## fpga3
module fpga3(
    input [3:0] SW,
    input rot_A, input rot_B, input rot_dwn,
    input BTN0, input BTN1, input BTN2,
    input reset, input clk,
    output [7:0] LED,
	 output R, output G, output B,
	 output h_sync, output v_sync
    );
Size: ~5200 cells after synthesis, ~58 flip-flops, about 25 I/O pins, about 43000 um^2 of cells after synthesis.
export LEC_CHECK = 0
export ABC_AREA = 0
export CAP_MARGIN = 20
export CORE_ASPECT_RATIO = 1.73
export CORE_MARGIN = 2
export CORE_UTILIZATION = 72
export CTS_CLUSTER_SIZE = 72
export HOLD_SLACK_MARGIN = 0.29
export PLACE_DENSITY_LB_ADDON = 0.01
export SETUP_SLACK_MARGIN = 3.65
export SLEW_MARGIN = 20
create_clock -name core_clock -period 12.4 [get_ports {clk}]
run.sh (not shown) runs the stock make flow with config.mk's settings and CLKGATE_MAP_FILE=.
The first run ran to the end with violations: negative setup slack.
Edit:
Settings changed: ABC_AREA 0 to unset, CAP_MARGIN 20 to 0, CORE_ASPECT_RATIO 1.73 to unset, CTS_CLUSTER_DIAMETER set to 356, CTS_CLUSTER_SIZE 72 to 71, HOLD_SLACK_MARGIN 0.29 to -0.05.
Clock period 12.4 ns to 12.6 ns, I/O delays scaled along.
Outcome: The new run completed, yet does not pass: negative setup slack; register-to-register slack gains 60 ps; clock-buffer cell count is unchanged; design area falls by about 0.9%; area after synthesis is unchanged; non-clock buffer count went down by 62; wire length shrinks by about 11%; global-route usage goes down by 4.9 points; setup slack is better by 410 ps.

Starting RTL as in the previous note.
Settings: LEC_CHECK=0, ABC_AREA=1, CAP_MARGIN=20, CORE_MARGIN=2, CORE_UTILIZATION=56, CTS_CLUSTER_DIAMETER=356, CTS_CLUSTER_SIZE=95, SLEW_MARGIN=20; clock period 22.9 ns.
The baseline reached the layout checks and failed them: setup timing.
Then changed:
ABC_AREA = unset   (was 1)
CORE_UTILIZATION = 40   (was 56)
CTS_CLUSTER_DIAMETER = unset   (was 356)
CTS_CLUSTER_SIZE = unset   (was 95)
SETUP_SLACK_MARGIN = 5.0   (was unset)
clock period = 48.5 ns   (was 22.9 ns; I/O delays follow)
Outcome: This time the run finished clean; via count drops by 10%; final cell count drops by 13%.
Then changed:
ABC_AREA = 1   (was unset)
CORE_UTILIZATION = 72   (was 40)
CTS_CLUSTER_DIAMETER = 147   (was unset)
PLACE_DENSITY = 0.36   (was unset)
clock period = 26.9 ns   (was 48.5 ns; I/O delays follow)
What happened:
- The new run completed and failed the layout checks on setup timing
- cell area goes up by about 5.6%
- die area went down by about 40%
- via count is higher by about 17%
- setup slack degrades by 5600 ps
- core utilization grows by 37 points
- cell count rises by 10%
Then changed:
CORE_ASPECT_RATIO = 0.9   (was unset)
CTS_CLUSTER_DIAMETER = 249   (was 147)
MAX_ROUTING_LAYER = met4   (was unset)
PLACE_DENSITY = unset   (was 0.36)
PLACE_DENSITY_LB_ADDON = 0.02   (was unset)
SETUP_SLACK_MARGIN = 2.04   (was 5.0)
TNS_END_PERCENT = 40   (was unset)
The changed run ran to the end with violations: setup timing.
Global-route usage came out higher by 2.5 points.
Utilization came out lower by 0.77 points.
Synthesized area does not change.
First-iteration DRC count came out higher by about 12%.
Routed wire length came out higher by 4.6%.
Worst hold slack barely changes.
Worst setup slack loses 250 ps.
Then changed:
CORE_ASPECT_RATIO = unset   (was 0.9)
CTS_CLUSTER_DIAMETER = unset   (was 249)
MAX_ROUTING_LAYER = unset   (was met4)
PLACE_DENSITY_LB_ADDON = unset   (was 0.02)
SETUP_SLACK_MARGIN = unset   (was 2.04)
TNS_END_PERCENT = unset   (was 40)
clock period = 61.7 ns   (was 26.9 ns; I/O delays follow)
The new run completed without violations.
Worst setup slack gets better by 8700 ps.
Sequential share of layout area rises by 0.17 points.
Flip-flop count stays the same.
Via count falls by 5.0%.
Routed wire length falls by 6.8%.
Core utilization falls by 3.7 points.
Area after synthesis stays the same.
Final area falls by 5.3%.
Cell count falls by 3.6%.
Global-route usage falls by 3.1 points.

Starting RTL as in the previous note.
// fpga3
module fpga3(
    input [3:0] SW,
    input rot_A, input rot_B, input rot_dwn,
    input BTN0, input BTN1, input BTN2,
    input reset, input clk,
    output [7:0] LED,
	 output R, output G, output B,
	 output h_sync, output v_sync
    );
reg[10:0] H_scan,V_scan;
wire H_on , V_on;
wire[10:0] X_pix , Y_pix;
reg RR , GG , BB;
reg[2:0] pattn;
reg[3:0] rot_indx;
reg[19:0] debcnt;
reg scal2;
wire scal1,scal_change;
reg[2:0] pattn_scal;
reg dett_A,dett_B,deb_A,deb_B,deb_AA;
wire[10:0] RAD;
reg[10:0] X_cntr;
wire R210,R220,R230,R240,R250,R212,R214,R216 ;
wire G210,G220,G230,G240,G250,G212,G214,G216;
wire B210,B220,B230,B240,B250,B212,B214,B216;
always@(posedge reset or posedge clk)
	if(reset)
		H_scan<= 11'h000;
	else if(H_scan== 11'd1040)
		H_scan<= 11'h001;
	else
		H_scan<= H_scan+11'h001; 
always@(posedge reset or posedge clk)
	if(reset)
		V_scan<= 11'h000;
	else if(V_scan== 11'd666 && H_scan== 11'd1040 )
		V_scan<= 11'h001;
	else if(H_scan== 11'd1040)
		V_scan<= V_scan+11'h001; 
	else
		V_scan<= V_scan;
assign  H_on= (H_scan>= 11'd0105 && H_scan<= 11'd0904);
assign  V_on= (V_scan>= 11'd0023 && V_scan<= 11'd0622);
assign  h_sync= ~(H_scan>= 11'd0921 && H_scan<= 11'd1040);
assign  v_sync= ~(V_scan>= 11'd0659 && V_scan<= 11'd0666);
assign  X_pix= (H_scan>=11'd0105 && H_scan<=11'd0904)? H_scan - 11'd0105 : 11'd0000;
assign  Y_pix= (V_scan>=11'd0023 && V_scan<=11'd0622)? V_scan - 11'd0023 : 11'd0000;
assign  R= RR;
  ...
==> flow/config.mk <==
export PLATFORM = sky130hd
export DESIGN_NAME = fpga3
export DESIGN_NICKNAME = fpga3
export VERILOG_FILES = /design/flow/design.v
export SDC_FILE = /design/flow/constraint.sdc
export NUM_CORES = 4
export LEC_CHECK = 0
export ABC_AREA = 1
export CAP_MARGIN = 20
export CORE_ASPECT_RATIO = 0.5
export CORE_MARGIN = 2
export CORE_UTILIZATION = 72
export CTS_CLUSTER_DIAMETER = 297
export CTS_CLUSTER_SIZE = 95
export PLACE_DENSITY = 0.43
export SETUP_SLACK_MARGIN = 5.0
export SLEW_MARGIN = 20
export TNS_END_PERCENT = 10
==> flow/constraint.sdc <==
create_clock -name core_clock -period 29.2 [get_ports {clk}]
set_input_delay 5.8400 -clock core_clock [delete_from_list [all_inputs] [get_ports {clk}]]
set_output_delay 5.8400 -clock core_clock [all_outputs]
set_load 0.01 [all_outputs]
The starting point finished but fails on negative setup slack.
Rerun with:
==> flow/config.mk (replaced) <==
export PLATFORM = sky130hd
export DESIGN_NAME = fpga3
export DESIGN_NICKNAME = fpga3
export VERILOG_FILES = /design/flow/design.v
export SDC_FILE = /design/flow/constraint.sdc
export NUM_CORES = 4
export LEC_CHECK = 0
export ABC_AREA = 1
export CAP_MARGIN = 20
export CORE_MARGIN = 2
export CORE_UTILIZATION = 72
export CTS_CLUSTER_DIAMETER = 233
export SLEW_MARGIN = 20
==> flow/constraint.sdc (replaced) <==
create_clock -name core_clock -period 34.1 [get_ports {clk}]
set_input_delay 6.8200 -clock core_clock [delete_from_list [all_inputs] [get_ports {clk}]]
set_output_delay 6.8200 -clock core_clock [all_outputs]
set_load 0.01 [all_outputs]
Now the flow completed without violations.
Cell count goes down by a few percent.
Routed wire length went down by a little under a tenth.
Setup slack gets better by 1.3 ns.
Area after synthesis is unchanged.
Design area is lower by a few percent.
Die size stays flat.
Register-to-register slack improves by 2.5 ns.
Via count shrinks by a few percent.
Hold slack improves by 0.0035 ns.
Rerun with:
--- a/flow/config.mk
+++ b/flow/config.mk
@@ -7,7 +7,5 @@
 export LEC_CHECK = 0
-export ABC_AREA = 1
 export CAP_MARGIN = 20
 export CORE_MARGIN = 2
-export CORE_UTILIZATION = 72
-export CTS_CLUSTER_DIAMETER = 233
+export CORE_UTILIZATION = 40
 export SLEW_MARGIN = 20
==> flow/constraint.sdc (replaced) <==
create_clock -name core_clock -period 48.5 [get_ports {clk}]
set_input_delay 9.7000 -clock core_clock [delete_from_list [all_inputs] [get_ports {clk}]]
set_output_delay 9.7000 -clock core_clock [all_outputs]
set_load 0.01 [all_outputs]
Result: The new run produced a clean layout. Via count came out lower by 12%. Routed wire length came out lower by 2.4%. Hold slack is about the same. Worst setup slack gets better by 0.73 ns. Final area came out lower by 3.4%. Count of clock-buffer cells in the layout came out lower by 2.
Rerun with:
--- a/flow/config.mk
+++ b/flow/config.mk
@@ -10,2 +10,6 @@
 export CORE_UTILIZATION = 40
+export CTS_CLUSTER_DIAMETER = 169
+export CTS_CLUSTER_SIZE = 100
+export GPL_ROUTABILITY_DRIVEN = 0
 export SLEW_MARGIN = 20
+export TNS_END_PERCENT = 40
==> flow/constraint.sdc (replaced) <==
create_clock -name core_clock -period 50.0 [get_ports {clk}]
set_input_delay 10.0000 -clock core_clock [delete_from_list [all_inputs] [get_ports {clk}]]
set_output_delay 10.0000 -clock core_clock [all_outputs]
set_load 0.01 [all_outputs]
Routed wire length went down by 0.36%. Count of clock-buffer cells in the layout went up by 4. Utilization stays flat. Critical path depth went up by 1. Design area stays flat. Hold slack stays flat. Setup slack gets better by 0.51 ns.

onyx:
fpga3 again, from the RTL that the note above started with.
clock: 12.4 ns
lec_check: 0
abc_area: 0
cap_margin: 20
core_aspect_ratio: 0.5
core_margin: 2
core_utilization: 72
cts_cluster_size: 72
place_density_lb_addon: 0.01
setup_slack_margin: 3.65
slew_margin: 20
Ran to the end and failed final checks on setup timing: onyx.
Inputs modified between onyx and willow:
Settings: a deleted CTS_CLUSTER_SIZE that had been 72; a change of CORE_UTILIZATION from 72 to 48; a deleted CORE_ASPECT_RATIO that had been 0.5; a deleted ABC_AREA that had been 0; a deleted PLACE_DENSITY_LB_ADDON that had been 0.01; a deleted SETUP_SLACK_MARGIN that had been 3.65; a change of the clock period (ns, I/O delays scaled along) from 12.4 to 48.5.
--- outcome ---
Per the final summary, willow finished and its layout is clean on timing, DRC and antenna. Diff onyx -> willow: worst hold margin essentially unchanged, wire length of the first global-routing pass decreased about 12%, synthesized cell count essentially unchanged, non-clock buffer area fraction after layout decreased 9.6 points. From onyx to willow the numbers moved as follows: fraction of met3 tracks used by global routing saw a decrease; number of placed instances, taps included went down. Taking onyx as the reference point, the flop share of the area of willow rises by 0.31 points.
Modified inputs, cedar compared to willow
Settings: swapping 48 for 56 in CORE_UTILIZATION; putting CTS_CLUSTER_DIAMETER at 332 where nothing was set; putting CTS_CLUSTER_SIZE at 98 where nothing was set; swapping 48.5 for 30.6 in the clock period (ns, I/O delays scaled along).
- Row area growth from synthesis to layout: cedar higher / willow lower
- | total number of vias | cedar vs willow | worse |
- Status | willow and cedar | clean except cedar
Edits applied to the flow inputs when going from cedar to yarrow:
Settings: CTS_CLUSTER_DIAMETER: 332 -> unset; ABC_AREA: unset -> 1; PLACE_DENSITY_LB_ADDON: unset -> 0.08; CORE_UTILIZATION: 56 -> 72; CTS_CLUSTER_SIZE: 98 -> unset; the clock period (ns, I/O delays scaled along): 30.6 -> 26.9.
### Flow results
No crash in yarrow: every stage finished, but the layout fails its final checks due to setup timing. [compare] base=cedar new=yarrow: count of non-CTS inverters in the layout +about 50%, HPWL after detailed placement +10%, post-route worst setup slack -0.37 ns. [compare] base=cedar new=yarrow: met2 track demand over resource in global routing rose by 17 points, violation tally from detailed-route iteration zero rose by 1769, detailed-routing iteration count for the pre-antenna-repair pass rose by 1. Taking cedar as the reference point, the layout overhead on the synthesized area of yarrow rises by 0.31 points. Against cedar, yarrow reports a number of nets in the layout that is higher. yarrow against cedar: sequential share of layout area barely changed, worst path required time dropped 2.96 ns.

## run A
fpga3 again, from the RTL that the note above started with.
Settings: LEC_CHECK=0, ABC_AREA=1, CAP_MARGIN=20, CORE_MARGIN=2, CORE_UTILIZATION=72, CTS_CLUSTER_DIAMETER=297, CTS_CLUSTER_SIZE=95, PLACE_DENSITY=0.43, SLEW_MARGIN=20, TNS_END_PERCENT=10; clock period 29.2 ns.
The layout from run A, despite a flow that completed every stage, fails the layout checks, with the failing checks listed as negative setup slack.
#### Input delta (run B over run A)
Settings: setting SETUP_SLACK_MARGIN to 5.0 for the first time.
- Nothing crashed in run B and all stages finished; the problem is that the final layout failed, the offending checks being negative setup slack.
- Filler cell count (run B over run A): increase, about 0.5%
- Reported for run A and run B, antenna violation net count after detailed routing turned out identical to the last digit.
- Going from run A to run B, minimum setup slack in the final design shows an increase of 0.19 ns, routed wire length about even.
- In run B, the detail-routed via count per cell came out about 0.33% above the value in run A.
### run B -> run C
Settings: SETUP_SLACK_MARGIN: 5.0 -> 4.79; CORE_ASPECT_RATIO: unset -> 0.5.
[summary]
Comparing run B and run C, the higher global routing met3 resource utilization is on run C. On multi-input gate area in the final layout, run B and run C are basically level. [run C] number of gates resized after CTS rose 3 relative to run B. Per the comparison of run C with run B, standard cell core area went up about 0.6%, global-route usage over all layers went down. As far as largest net degree at the start of global routing goes, run C and run B are indistinguishable; the numbers are identical. Compared with run B, in run C register share of the cell area shows no meaningful change; share of the core filled with cells went down. [run C] flow finished | final checks: failed | reasons: negative setup slack.
diff inputs: run C => run D
Settings: TNS_END_PERCENT removed (was 10); SETUP_SLACK_MARGIN removed (was 4.79); CTS_CLUSTER_DIAMETER removed (was 297); PLACE_DENSITY removed (was 0.43); CORE_UTILIZATION changed from 72 to 52; CORE_ASPECT_RATIO removed (was 0.5); the clock period (ns, I/O delays scaled along) changed from 29.2 to 30.6.
==> comparison <==
Relative to run C, the area share of buffers outside the clock network of run D is higher by 0.54 points.
Compared with run C, run D shows a lower global-route usage.
Comparing run D and run C, the lower hold slack is on run D.
Of run D and run C, the run reporting the lower required time at the endpoint of the critical path was run C.
No crash in run D: every stage finished, but the layout fails its final checks due to negative setup slack.
Run C finished all stages; layout check result: FAIL, due to negative setup slack.
NOTE: total length of routed wires in run D falls short of that of run C
Compared with run C, final instance area in run D increased slightly.
Comparing layout-stage area growth over the synthesis result for run D and run C, the bigger number came from run D.

## north
Starting RTL as in the previous note.
make LEC_CHECK=0 CAP_MARGIN=20 CORE_MARGIN=2 CORE_UTILIZATION=72 CTS_CLUSTER_DIAMETER=356 CTS_CLUSTER_SIZE=71 HOLD_SLACK_MARGIN=0.27 PLACE_DENSITY_LB_ADDON=0.01 SETUP_SLACK_MARGIN=3.5 SLEW_MARGIN=20 finish   # period 12.6 ns
The flow completed for north, but it is not clean: the layout still shows setup timing.
[inputs] south vs north
Settings: a deleted CTS_CLUSTER_SIZE that had been 71; a deleted SETUP_SLACK_MARGIN that had been 3.5; a deleted HOLD_SLACK_MARGIN that had been 0.27; a deleted PLACE_DENSITY_LB_ADDON that had been 0.01; a change of CORE_UTILIZATION from 72 to 40; a deleted CTS_CLUSTER_DIAMETER that had been 356; a change of the clock period (ns, I/O delays scaled along) from 12.6 to 50.0.
[summary]
south went all the way through the flow, and no timing, DRC or antenna check failed.
Compared with north, placement density in the core of south is lower.
Setup slack of the most critical reg-to-reg path delta for south relative to north: 18,900 ps higher
Relative to north, the setup slack of the critical path after layout of south is higher by 8040 ps.
Comparing north and south, the lower iteration tally of the first detailed-router pass is on south.
Comparing north and south, cell area is lower on south.
Relative to north, overall global routing resource usage decreased by 21 points in south.
--- input diff south..east ---
Settings: TNS_END_PERCENT: unset -> 35; CAP_MARGIN: 20 -> 5; CELL_PAD_IN_SITES_GLOBAL_PLACEMENT: unset -> 1; ABC_AREA: unset -> 1; PLACE_DENSITY: unset -> 0.43; CORE_UTILIZATION: 40 -> 45; GPL_ROUTABILITY_DRIVEN: unset -> 0; CTS_CLUSTER_SIZE: unset -> 98; CTS_CLUSTER_DIAMETER: unset -> 337; CORE_ASPECT_RATIO: unset -> 0.5.
==> comparison <==
Each of the runs, namely east and south, reached the end of the flow and came out clean.
Final critical-path setup slack (higher): east
[compare] base=south new=east: number of cells on the critical path went up 2.
Die extent in x | east above south
Routed length on met3 in east is about 17% higher than in south
Arrival time at the worst endpoint ends up higher on south.
Setup changes, east to west
Settings: a change of CELL_PAD_IN_SITES_GLOBAL_PLACEMENT from 1 to 3; a deleted GPL_ROUTABILITY_DRIVEN that had been 0; a deleted ABC_AREA that had been 1; a change of SLEW_MARGIN from 20 to 15; an added PLACE_DENSITY_LB_ADDON of 0.15; a change of CORE_UTILIZATION from 45 to 21; a change of CAP_MARGIN from 5 to 0; a deleted CTS_CLUSTER_DIAMETER that had been 337; a deleted CTS_CLUSTER_SIZE that had been 98; a deleted PLACE_DENSITY that had been 0.43; a deleted CORE_ASPECT_RATIO that had been 0.5.
Findings:
Between east and west, the critical path depth is lower for west. east has lower final area than west. Against east, west comes in 0.73 lower on via density per instance. Diff east -> west: post-CTS setup buffer count now sits at about the same level, final worst setup slack now sits lower, total detailed-routing wirelength now sits higher.
